==> flow/design.v <==
module clk_ctrl
(
	input				wire				clk_i					,
	input				wire				rstn_i				,	
	input				wire	[15:0]	freq						,
	output			reg				dds1_o					,
	output			reg				dds_o						
);
reg	[31:0]	cnt;
wire	[63:0]	add;
assign add =freq*32'd4294967295/16'd30000;
always@(posedge clk_i or negedge rstn_i)
	if(rstn_i ==1'b0)
		cnt <=32'd0;
	else
		cnt <=cnt +add; 
always@(posedge clk_i or negedge rstn_i)
	if(rstn_i ==1'b0)
		dds_o <=1'b0;
	else if(cnt >=32'd2147483648)
		dds_o <=1'b1;
	else
		dds_o <=1'b0;		
reg	[31:0]	cnt1;
wire	[63:0]	add1;
assign add1 =(freq/8'd36)*32'd4294967295/16'd3000;
always@(posedge clk_i or negedge rstn_i)
	if(rstn_i ==1'b0)
		cnt1 <=32'd0;
	else
		cnt1 <=cnt1 +add1; 
always@(posedge clk_i or negedge rstn_i)
	if(rstn_i ==1'b0)
		dds1_o <=1'b0;
	else if(cnt1 >=32'd2147483648)
		dds1_o <=1'b1;
	else
		dds1_o <=1'b0;		
endmodule
export LEC_CHECK = 0
export ABC_AREA = 1
export CAP_MARGIN = 20
export CORE_ASPECT_RATIO = 0.5
export CORE_MARGIN = 2
export CORE_UTILIZATION = 72
export CTS_CLUSTER_DIAMETER = 375
export CTS_CLUSTER_SIZE = 97
export SLEW_MARGIN = 20
export TNS_END_PERCENT = 100
create_clock -name core_clock -period 16.8 [get_ports {clk_i}]
run.sh (not shown) runs the stock make flow with config.mk's settings and CLKGATE_MAP_FILE=.
The starting point failed in 3_5_place_dp, error DPL-0033.
==> next run, changes <==
ABC_AREA = default   (was 1)
CORE_ASPECT_RATIO = default   (was 0.5)
CORE_UTILIZATION = 40   (was 72)
CTS_CLUSTER_DIAMETER = default   (was 375)
CTS_CLUSTER_SIZE = default   (was 97)
TNS_END_PERCENT = default   (was 100)
clock period = 70.0 ns   (was 16.8 ns; I/O delays follow)
Now the flow finished clean.
Die size went up by well over a third.
Area after synthesis increases by a little under a tenth.
Synthesized cell count came out lower by roughly a tenth.
==> next run, changes <==
CORE_UTILIZATION = 9   (was 40)
clock period = 72.1 ns   (was 70.0 ns; I/O delays follow)
The new run finished clean; first-iteration DRC count drops by a few percent; flip-flop count stays the same; core utilization drops by 33 points; clock-buffer cell count climbs by 3; synthesized area stays the same; wire length drops slightly; hold slack is about the same; critical path depth drops by 1.
==> next run, changes <==
CORE_UTILIZATION = 40   (was 9)
CTS_CLUSTER_DIAMETER = 393   (was default)
CTS_CLUSTER_SIZE = 98   (was default)
GPL_TIMING_DRIVEN = 0   (was default)
clock period = 70.0 ns   (was 72.1 ns; I/O delays follow)
After rerunning:
- core utilization rose by 35 points
- sequential share of layout area increases by 0.15 points
- die area is lower by about 80%
- final area drops by 5.6%
- global-route usage grows by 17 points
- routed wire length increases by 1.4%
- non-clock buffer count rose by 217
- worst hold slack gains 83 ps

* * *

Starts from the design.v that is shown in full above.
clock: 62.4 ns
lec_check: 0
cap_margin: 20
core_aspect_ratio: 0.53
core_margin: 2
core_utilization: 71
max_routing_layer: met4
slew_margin: 20
The first run aborted during global routing on GRT-0232.
Rerun with:
- CORE_ASPECT_RATIO: 0.53 -> not set
- CORE_UTILIZATION: 71 -> 63
- CTS_CLUSTER_SIZE: not set -> 98
- MAX_ROUTING_LAYER: met4 -> not set
- TNS_END_PERCENT: not set -> 15
- clock period: 62.4 -> 70.0 ns (I/O delays scaled with it)
Now the flow went through all stages and came out clean. Area after synthesis does not change. Synthesized cell count stays the same. Die area rises by roughly a tenth.

* * *

job 1187:
// clk_ctrl: RTL as listed in full above, without the edits since
Settings: LEC_CHECK=0, ABC_AREA=1, CAP_MARGIN=20, CORE_ASPECT_RATIO=1.45, CORE_MARGIN=2, CORE_UTILIZATION=72, CTS_CLUSTER_DIAMETER=375, CTS_CLUSTER_SIZE=97, SLEW_MARGIN=20, TNS_END_PERCENT=10; clock period 16.8 ns.
FAIL job 1187 @ detailed placement: tool exited with error
Input-level comparison between job 9396 and job 1187:
# job 1187
export LEC_CHECK = 0
export ABC_AREA = 1
export CAP_MARGIN = 20
export CORE_ASPECT_RATIO = 1.45
export CORE_MARGIN = 2
export CORE_UTILIZATION = 72
export CTS_CLUSTER_DIAMETER = 375
export CTS_CLUSTER_SIZE = 97
export SLEW_MARGIN = 20
export TNS_END_PERCENT = 10
create_clock -name core_clock -period 16.8 [get_ports {clk_i}]
# job 9396
export LEC_CHECK = 0
export ABC_AREA = 1
export CAP_MARGIN = 20
export CORE_MARGIN = 2
export CORE_UTILIZATION = 72
export CTS_CLUSTER_SIZE = 95
export PLACE_DENSITY = 0.4
export SLEW_MARGIN = 20
export TNS_END_PERCENT = 15
create_clock -name core_clock -period 54.9 [get_ports {clk_i}]
Results
- In job 9396 the implementation completed, yet the final layout does not meet the checks, the culprit being setup timing.
- For synthesized-area fraction occupied by xor and xnor cells, job 9396 and job 1187 come out practically identical.
- Post-synthesis compound-gate area fraction: job 9396 vs job 1187 — no meaningful difference
- Compared with job 1187, in job 9396 netlist area before placement has remained practically unchanged; average size of a mapped cell held steady; die width up about 20%; die outline height went down by about 17%; part of the Yosys area used for sequential elements was more or less identical.
- Going from job 1187 to job 9396, placement row count shrank by more than 10%.
- Yosys chip area came out exactly the same in job 1187 and job 9396.
- Job 9396 -> job 1187: full die area flat
- Floorplan-stage core utilization ends up higher on job 9396.
Input-level comparison between job 4912 and job 9396:
# job 9396
export LEC_CHECK = 0
export ABC_AREA = 1
export CAP_MARGIN = 20
export CORE_MARGIN = 2
export CORE_UTILIZATION = 72
export CTS_CLUSTER_SIZE = 95
export PLACE_DENSITY = 0.4
export SLEW_MARGIN = 20
export TNS_END_PERCENT = 15
create_clock -name core_clock -period 54.9 [get_ports {clk_i}]
# job 4912
export LEC_CHECK = 0
export ABC_AREA = 1
export CAP_MARGIN = 20
export CORE_MARGIN = 2
export CORE_UTILIZATION = 72
export CTS_CLUSTER_SIZE = 14
export PLACE_DENSITY_LB_ADDON = 0.14
export SETUP_SLACK_MARGIN = 4.9
export SLEW_MARGIN = 20
create_clock -name core_clock -period 17.2 [get_ports {clk_i}]
--- outcome ---
Job 4912: it failed during detailed placement, and the tool reported DPL-0038.
Job 9396 finished all stages; layout check result: FAIL, due to setup timing.
Compared with job 9396, in job 4912 number of synthesized flops with an enable pin has remained practically unchanged, number of cells in Yosys stat closely matched the old numbers, yosys synthesis chip area has remained practically unchanged, total I/O pin count neither gained nor lost much.
Share of synthesized registers carrying an async set or reset: job 4912 vs job 9396 identical
Between job 4912 and job 9396, the count of input and output buffers figures differ only marginally.
In the flow results for job 9396 and job 4912, the final estimated routing congestion in global placement is smaller on job 9396.
Diff job 9396..job 4912 | register share after synthesis | unchanged
Job 9396 -> job 4912: overall die height delta 0, exact match
Input-level comparison between job 9910 and job 4912:
# job 4912
export LEC_CHECK = 0
export ABC_AREA = 1
export CAP_MARGIN = 20
export CORE_MARGIN = 2
export CORE_UTILIZATION = 72
export CTS_CLUSTER_SIZE = 14
export PLACE_DENSITY_LB_ADDON = 0.14
export SETUP_SLACK_MARGIN = 4.9
export SLEW_MARGIN = 20
create_clock -name core_clock -period 17.2 [get_ports {clk_i}]
# job 9910
export LEC_CHECK = 0
export CAP_MARGIN = 20
export CORE_MARGIN = 2
export CORE_UTILIZATION = 40
export SLEW_MARGIN = 20
create_clock -name core_clock -period 68.6 [get_ports {clk_i}]
Results
The flow did not stop early for job 9910: all stages ran, and the layout cleared the timing, design-rule and antenna checks. ~same post-synth tally of flip-flops with integrated enable in job 4912 and job 9910. Looking only at register area share after synthesis, and setting everything else aside, the higher value of job 4912 and job 9910 goes to job 4912. Fraction of the core area occupied by cells at floorplan, job 4912 and job 9910: smaller value in job 9910. Across both runs, proportion of synthesized area in mux cells was higher for job 9910 than for job 4912. In the flow results for job 4912 and job 9910, the synthesized cell count is larger on job 4912. Synthesized area (job 9910 vs. job 4912) increases by a little under 10%. Job 9910 vs. job 4912: count of instantiated cells in the yosys netlist went down by 742.
Input-level comparison between job 8624 and job 9910:
# job 9910
export LEC_CHECK = 0
export CAP_MARGIN = 20
export CORE_MARGIN = 2
export CORE_UTILIZATION = 40
export SLEW_MARGIN = 20
create_clock -name core_clock -period 68.6 [get_ports {clk_i}]
# job 8624
export LEC_CHECK = 0
export CAP_MARGIN = 20
export CORE_MARGIN = 2
export CORE_UTILIZATION = 71
export SLEW_MARGIN = 20
create_clock -name core_clock -period 84.3 [get_ports {clk_i}]
--- outcome ---
In the route summary, job 8624 ends up with a via count below that of job 9910. On via count of the first global-routing pass: between job 9910 and job 8624, it ends up lower for job 8624. Against job 9910, job 8624 reports a sequential share of layout area that is higher. Core utilization in job 8624 is 28 points higher than in job 9910.
The following lists how job 9185 was set up differently from job 8624:
# job 8624
export LEC_CHECK = 0
export CAP_MARGIN = 20
export CORE_MARGIN = 2
export CORE_UTILIZATION = 71
export SLEW_MARGIN = 20
create_clock -name core_clock -period 84.3 [get_ports {clk_i}]
# job 9185
export LEC_CHECK = 0
export ABC_AREA = 1
export CAP_MARGIN = 20
export CORE_MARGIN = 2
export CORE_UTILIZATION = 71
export CTS_CLUSTER_SIZE = 43
export PLACE_DENSITY_LB_ADDON = 0.14
export SETUP_SLACK_MARGIN = 4.9
export SLEW_MARGIN = 20
create_clock -name core_clock -period 17.2 [get_ports {clk_i}]
Findings:
Job 9185: it failed during detailed placement, and the tool reported DPL-0033.
The final layout from job 8624, which completed every stage, passed the timing, design-rule and antenna checks at the end of the flow.
Changes observed in job 9185 relative to job 8624: post-synthesis sequential element count level; synthesized cell count moved up; synthesized-area fraction occupied by ao, oa, aoi and oai cells fell by 27 points.
The placer congestion estimate of job 9185 exceeds that of job 8624 by 0.019.
Compared with job 8624, in job 9185 portion of the post-synthesis area used by sequential elements now larger, area after synthesis decreased about 8%, number of top-level design ports barely changed, total number of placement rows -4.
Compared with job 8624, in job 9185 die area went down about 8%; fraction of the mapped netlist area in adder cells went up 0.67 points.

* * *

## v53
// clk_ctrl: RTL as listed in full above, without the edits since
==> flow/config.mk <==
export PLATFORM = sky130hd
export DESIGN_NAME = clk_ctrl
export DESIGN_NICKNAME = clk_ctrl
export VERILOG_FILES = /design/flow/design.v
export SDC_FILE = /design/flow/constraint.sdc
export NUM_CORES = 4
export LEC_CHECK = 0
export CAP_MARGIN = 35
export CORE_MARGIN = 2
export CORE_UTILIZATION = 40
export GPL_ROUTABILITY_DRIVEN = 0
export GPL_TIMING_DRIVEN = 0
export SLEW_MARGIN = 10
==> flow/constraint.sdc <==
create_clock -name core_clock -period 70.0 [get_ports {clk_i}]
set_input_delay 14.0000 -clock core_clock [delete_from_list [all_inputs] [get_ports {clk_i}]]
set_output_delay 14.0000 -clock core_clock [all_outputs]
set_load 0.01 [all_outputs]
v53 finished every step from synthesis to the final layout, and the layout passed the timing, design-rule and antenna checks.
### v53 -> v3
- setting CTS_CLUSTER_DIAMETER to 396 for the first time
- setting PLACE_DENSITY_LB_ADDON to 0.24 for the first time
- changing CORE_MARGIN from 2 to 8
- setting CORE_ASPECT_RATIO to 1.94 for the first time
- setting CTS_CLUSTER_SIZE to 62 for the first time
- changing the clock period (ns, I/O delays scaled along) from 70.0 to 109.0
Results
Between v53 and v3, the final-layout worst hold slack figures differ only marginally. Diff v53 -> v3: first-iteration detailed-routing DRC count went down 1565, path length in cells of the critical path went down 1.
The following lists how v6 was set up differently from v3:
- a deleted CTS_CLUSTER_SIZE that had been 62
- a change of SLEW_MARGIN from 10 to 20
- a change of CORE_MARGIN from 8 to 2
- a deleted GPL_TIMING_DRIVEN that had been 0
- a change of CAP_MARGIN from 35 to 20
- an added HOLD_SLACK_MARGIN of 0.2
- a deleted CORE_ASPECT_RATIO that had been 1.94
- a deleted CTS_CLUSTER_DIAMETER that had been 396
- a deleted PLACE_DENSITY_LB_ADDON that had been 0.24
- a deleted GPL_ROUTABILITY_DRIVEN that had been 0
- a change of the clock period (ns, I/O delays scaled along) from 109.0 to 90.8
- Between v3 and v6, the flow reports critical path depth decreasing by a few percent.
- sky130_fd_sc_hd__nor3_1 as the critical-path cell with the highest stage delay was reported by v3, and sky130_fd_sc_hd__xnor2_1 by v6.
- In the reports for v3 and v6, the smaller smallest hold slack belongs to v6.

* * *

## run 1
Starts from the design.v that is shown in full above.
clock: 115.0 ns
lec_check: 0
abc_area: 1
cap_margin: 10
cell_pad_in_sites_detail_placement: 0
core_aspect_ratio: 0.93
core_margin: 2
core_utilization: 58
cts_cluster_diameter: 194
gpl_routability_driven: 1
hold_slack_margin: 0.12
max_routing_layer: met4
min_routing_layer: met2
setup_slack_margin: 5.0
slew_margin: 20
tns_end_percent: 55
Edits applied to the flow inputs when going from run 1 to run 2:
# run 1
export LEC_CHECK = 0
export ABC_AREA = 1
export CAP_MARGIN = 10
export CELL_PAD_IN_SITES_DETAIL_PLACEMENT = 0
export CORE_ASPECT_RATIO = 0.93
export CORE_MARGIN = 2
export CORE_UTILIZATION = 58
export CTS_CLUSTER_DIAMETER = 194
export GPL_ROUTABILITY_DRIVEN = 1
export HOLD_SLACK_MARGIN = 0.12
export MAX_ROUTING_LAYER = met4
export MIN_ROUTING_LAYER = met2
export SETUP_SLACK_MARGIN = 5.0
export SLEW_MARGIN = 20
export TNS_END_PERCENT = 55
create_clock -name core_clock -period 115.0 [get_ports {clk_i}]
# run 2
export LEC_CHECK = 0
export ABC_AREA = 1
export CAP_MARGIN = 0
export CELL_PAD_IN_SITES_DETAIL_PLACEMENT = 0
export CORE_ASPECT_RATIO = 0.93
export CORE_MARGIN = 2
export CORE_UTILIZATION = 72
export CTS_CLUSTER_DIAMETER = 27
export GPL_ROUTABILITY_DRIVEN = 1
export MAX_ROUTING_LAYER = met4
export PLACE_DENSITY_LB_ADDON = 0.2
export SETUP_SLACK_MARGIN = 5.0
export SLEW_MARGIN = 20
export TNS_END_PERCENT = 55
create_clock -name core_clock -period 67.6 [get_ports {clk_i}]
[summary]
Run 2 went all the way through the flow, and no timing, DRC or antenna check failed.
Part of the cycle the worst path needs for run 2: 18 points up relative to run 1
Of run 1 and run 2, run 1 shows the higher wire length per cell, with run 2 below it.
In the tables for run 1 and run 2, setup fix buffers added after clock tree synthesis reads lower with run 1.
Run 2 vs. run 1: max-slew violation count essentially unchanged, clock-buffer cell count went down, share of final layout cell area taken by non-clock buffers now larger, measured slew at the worst slew-check pin decreased 0.24 ns, floorplan die area lost about 20%.
Total number of vias (run 2 vs. run 1) decreases by more than a quarter
STATUS worst slack at placement: run 2 loses against run 1
Input changes introduced in run 3 (baseline for comparison: run 2):
# run 2
export LEC_CHECK = 0
export ABC_AREA = 1
export CAP_MARGIN = 0
export CELL_PAD_IN_SITES_DETAIL_PLACEMENT = 0
export CORE_ASPECT_RATIO = 0.93
export CORE_MARGIN = 2
export CORE_UTILIZATION = 72
export CTS_CLUSTER_DIAMETER = 27
export GPL_ROUTABILITY_DRIVEN = 1
export MAX_ROUTING_LAYER = met4
export PLACE_DENSITY_LB_ADDON = 0.2
export SETUP_SLACK_MARGIN = 5.0
export SLEW_MARGIN = 20
export TNS_END_PERCENT = 55
create_clock -name core_clock -period 67.6 [get_ports {clk_i}]
# run 3
export LEC_CHECK = 0
export CAP_MARGIN = 40
export CORE_MARGIN = 2
export CORE_UTILIZATION = 72
export MAX_ROUTING_LAYER = met4
export SETUP_SLACK_MARGIN = -1.88
export SLEW_MARGIN = 20
create_clock -name core_clock -period 64.9 [get_ports {clk_i}]
--- outcome ---
- Run 2 and run 3: one clean run, run 2; the rest did not finish clean.
- Although it ran to completion, run 3 produced a layout that fails the final checks because of negative setup slack.
- Diff run 2 -> run 3: final total negative setup slack went down 12.86 ns, critical path depth went down 100, actual slew at the worst max-slew pin went up 0.16 ns.
- Tapcell count, run 2 and run 3: larger value in run 3
## Diff of input files: run 4 against run 3
# run 3
export LEC_CHECK = 0
export CAP_MARGIN = 40
export CORE_MARGIN = 2
export CORE_UTILIZATION = 72
export MAX_ROUTING_LAYER = met4
export SETUP_SLACK_MARGIN = -1.88
export SLEW_MARGIN = 20
create_clock -name core_clock -period 64.9 [get_ports {clk_i}]
# run 4
export LEC_CHECK = 0
export ABC_AREA = 1
export CAP_MARGIN = 20
export CORE_MARGIN = 2
export CORE_UTILIZATION = 72
export CTS_CLUSTER_SIZE = 90
export SLEW_MARGIN = 20
create_clock -name core_clock -period 57.4 [get_ports {clk_i}]
[summary]
In run 4 the implementation ran to completion but is not tape-out ready, as the final checks report negative setup slack.
Looking only at setup slack after layout, and setting everything else aside, the higher value of run 4 and run 3 goes to run 4.
[compare] base=run 3 new=run 4: sum of routed wire length over all layers now smaller, horizontal die size now smaller.
Higher global-route usage was reported by run 3, not run 4.
Cmp run 4 and run 3 / total number of cells along the worst setup path / higher: run 4
Of the two values seen for critical-path cell with the highest stage delay, fa_1 was produced by run 4 and o41a_2 by run 3.
